==> inputs of build 35 <==
## axi_s_to_fifos
module axi_s_to_fifos #(
    parameter integer FIFO_DEPTH = 32,
    parameter integer C_DATA_WIDTH = 32
)(
    input  logic                     clk,
    input  logic                     nrst,
    input  logic [31:0]  awaddr,
    input  logic [3:0]               awprot,
    input  logic                     awvalid,
    output logic                     awready,
    input  logic [C_DATA_WIDTH-1:0]  wdata,
    input  logic [C_DATA_WIDTH/8-1:0] wstrb,
    input  logic                     wvalid,
    output logic                     wready,
    output logic [1:0]               bresp,
    output logic                     bvalid,
    input  logic                     bready,
    input  logic [31:0]  araddr,
    input  logic [3:0]               arprot,
    input  logic                     arvalid,
    output logic                     arready,
    output logic [C_DATA_WIDTH-1:0]  rdata,
    output logic [1:0]               rresp,
    output logic                     rvalid,
    input  logic                     rready,
    input logic [C_DATA_WIDTH-1:0]  fifo_wdata,
    output logic                    fifo_full,
    output logic                    fifo_almost_full,
    input logic                     fifo_wena,
    output logic [C_DATA_WIDTH-1:0] fifo_rdata,
    output logic                    fifo_empty,
    output logic                    fifo_almost_empty,
    input logic                     fifo_rena
);
make LEC_CHECK=0 ABC_AREA=1 CAP_MARGIN=20 CORE_ASPECT_RATIO=1.33 CORE_MARGIN=2 CORE_UTILIZATION=53 CTS_CLUSTER_SIZE=25 SLEW_MARGIN=20 finish   # period 8.0 ns
run.sh (not shown) runs the stock make flow with config.mk's settings and CLKGATE_MAP_FILE=.
==> trial 88 (differences from build 35) <==
- ABC_AREA: 1 -> unset
- CORE_ASPECT_RATIO: 1.33 -> unset
- CORE_UTILIZATION: 53 -> 46
- CTS_CLUSTER_SIZE: 25 -> unset
==> flow/constraint.sdc (replaced) <==
create_clock -name core_clock -period 7.26 [get_ports {clk}]
set_input_delay 1.4520 -clock core_clock [delete_from_list [all_inputs] [get_ports {clk}]]
set_output_delay 1.4520 -clock core_clock [all_outputs]
set_load 0.01 [all_outputs]
==> build 24 (differences from build 35) <==
- ABC_AREA: 1 -> unset
- CELL_PAD_IN_SITES_GLOBAL_PLACEMENT: unset -> 0
- CORE_ASPECT_RATIO: 1.33 -> unset
- CORE_UTILIZATION: 53 -> 72
- CTS_CLUSTER_SIZE: 25 -> unset
- PLACE_DENSITY: unset -> 0.65
- SETUP_SLACK_MARGIN: unset -> 0.76
==> flow/constraint.sdc (replaced) <==
create_clock -name core_clock -period 4.03 [get_ports {clk}]
set_input_delay 0.8060 -clock core_clock [delete_from_list [all_inputs] [get_ports {clk}]]
set_output_delay 0.8060 -clock core_clock [all_outputs]
set_load 0.01 [all_outputs]
==> results.cfg <==
; yosys + openroad results
[final_timing]
fmax_mhz = 222
min_period_ns = 4.51
setup_slack_ns = -0.480
setup_viol_count_final = 32

[floorplan]
die_h_um = 374

[clock_network]
worstSkewPairLatency_ns = 0.87

[yosys]
ys_sh_xor_pct = 0.0798

[route]
top_layer = met5

[global_routing]
use_met3_pct = 17.2

[placed_design]
globalplace.congestion = 0.955

[run_status]
violations = setup timing
status = failed layout checks
That was build 24.
==> results.cfg <==
; yosys + openroad results
[run_status]
status = timing/DRC/antenna clean

[final_timing]
fmax_mhz = 134
min_period_ns = 7.48
setup_viol_count_final = 0
setup_slack_ns = 0.519

[placed_design]
globalplace.congestion = 0.874

[yosys]
ys_sh_xor_pct = 0.0690

[route]
top_layer = met4

[clock_network]
worstSkewPairLatency_ns = 0.90

[power]
pg_seq_mw = 15.3
That was build 35.
==> results.cfg <==
; yosys + openroad results
[run_status]
status = timing/DRC/antenna clean

[yosys]
ys_sh_xor_pct = 0.0798
yosys.area.top_type = dfrtp_1

[final_timing]
setup_slack_ns = 0.344
maxSlewHeadroom_pct = 17.1
fmax_mhz = 145
min_period_ns = 6.92

[route]
top_layer = met5

[clock_network]
worstSkewPairLatency_ns = 0.88

[floorplan]
die_h_um = 467
That was trial 88.

========
==> inputs of run E <==
axi_s_to_fifos again, from the RTL that the note above started with.
Settings: LEC_CHECK=0, CAP_MARGIN=10, CORE_MARGIN=2, CORE_UTILIZATION=72, CTS_CLUSTER_SIZE=44, PLACE_DENSITY=0.65, SETUP_SLACK_MARGIN=1.07, SLEW_MARGIN=20; clock period 4.08 ns.
==> run X (differences from run E) <==
Settings changed: CAP_MARGIN 10 to 0, CORE_ASPECT_RATIO from default to 0.71, CTS_CLUSTER_DIAMETER from default to 55, CTS_CLUSTER_SIZE 44 to 88, HOLD_SLACK_MARGIN from default to 0.29, PLACE_DENSITY 0.65 to default, PLACE_DENSITY_LB_ADDON from default to 0.04, SETUP_SLACK_MARGIN 1.07 to 1.15, TNS_END_PERCENT from default to 65.
==> flow/constraint.sdc (replaced) <==
create_clock -name core_clock -period 4.03 [get_ports {clk}]
set_input_delay 0.8060 -clock core_clock [delete_from_list [all_inputs] [get_ports {clk}]]
set_output_delay 0.8060 -clock core_clock [all_outputs]
set_load 0.01 [all_outputs]
==> qor summary <==
	run E	run X
Post-Place Cells	9105	9143
Width of the chip	374 µm	444 µm
Via total after detailed routing	75300	76200
Post-Route Utilization	0.854	0.850
Final sum of negative setup slack	-4.36 ns	-5.58 ns
Met2 Resource Use GR	0.771	0.681
Relative slew slack	0.177	0.0867
Power Density	542 mW/mm²	518 mW/mm²
Post-Layout Inst Area	0.116 mm²	0.116 mm²
Proportion of total power due to net switching	0.296	0.316
Status	finished with violations	finished with violations
Violated checks	setup timing	setup timing
Worst path arrival time	3.53 ns	3.59 ns
Most used routing layer	met2	met1
Worst-case setup slack after placement	-0.181 ns	-0.0651 ns
Row count	135	114
IR drop worst, VDD	485 µV	481 µV
Detailed-route wire length per cell	39.3 µm	40.0 µm
Total leakage power	55.3 nW	55.1 nW
Fraction of power consumed by the clock network	0.329	0.270
Sequential cell fraction of total power	0.453	0.480
Final Instance Count excl. Fillers	9653	9647
Power is estimated from default activity; no workload was simulated.
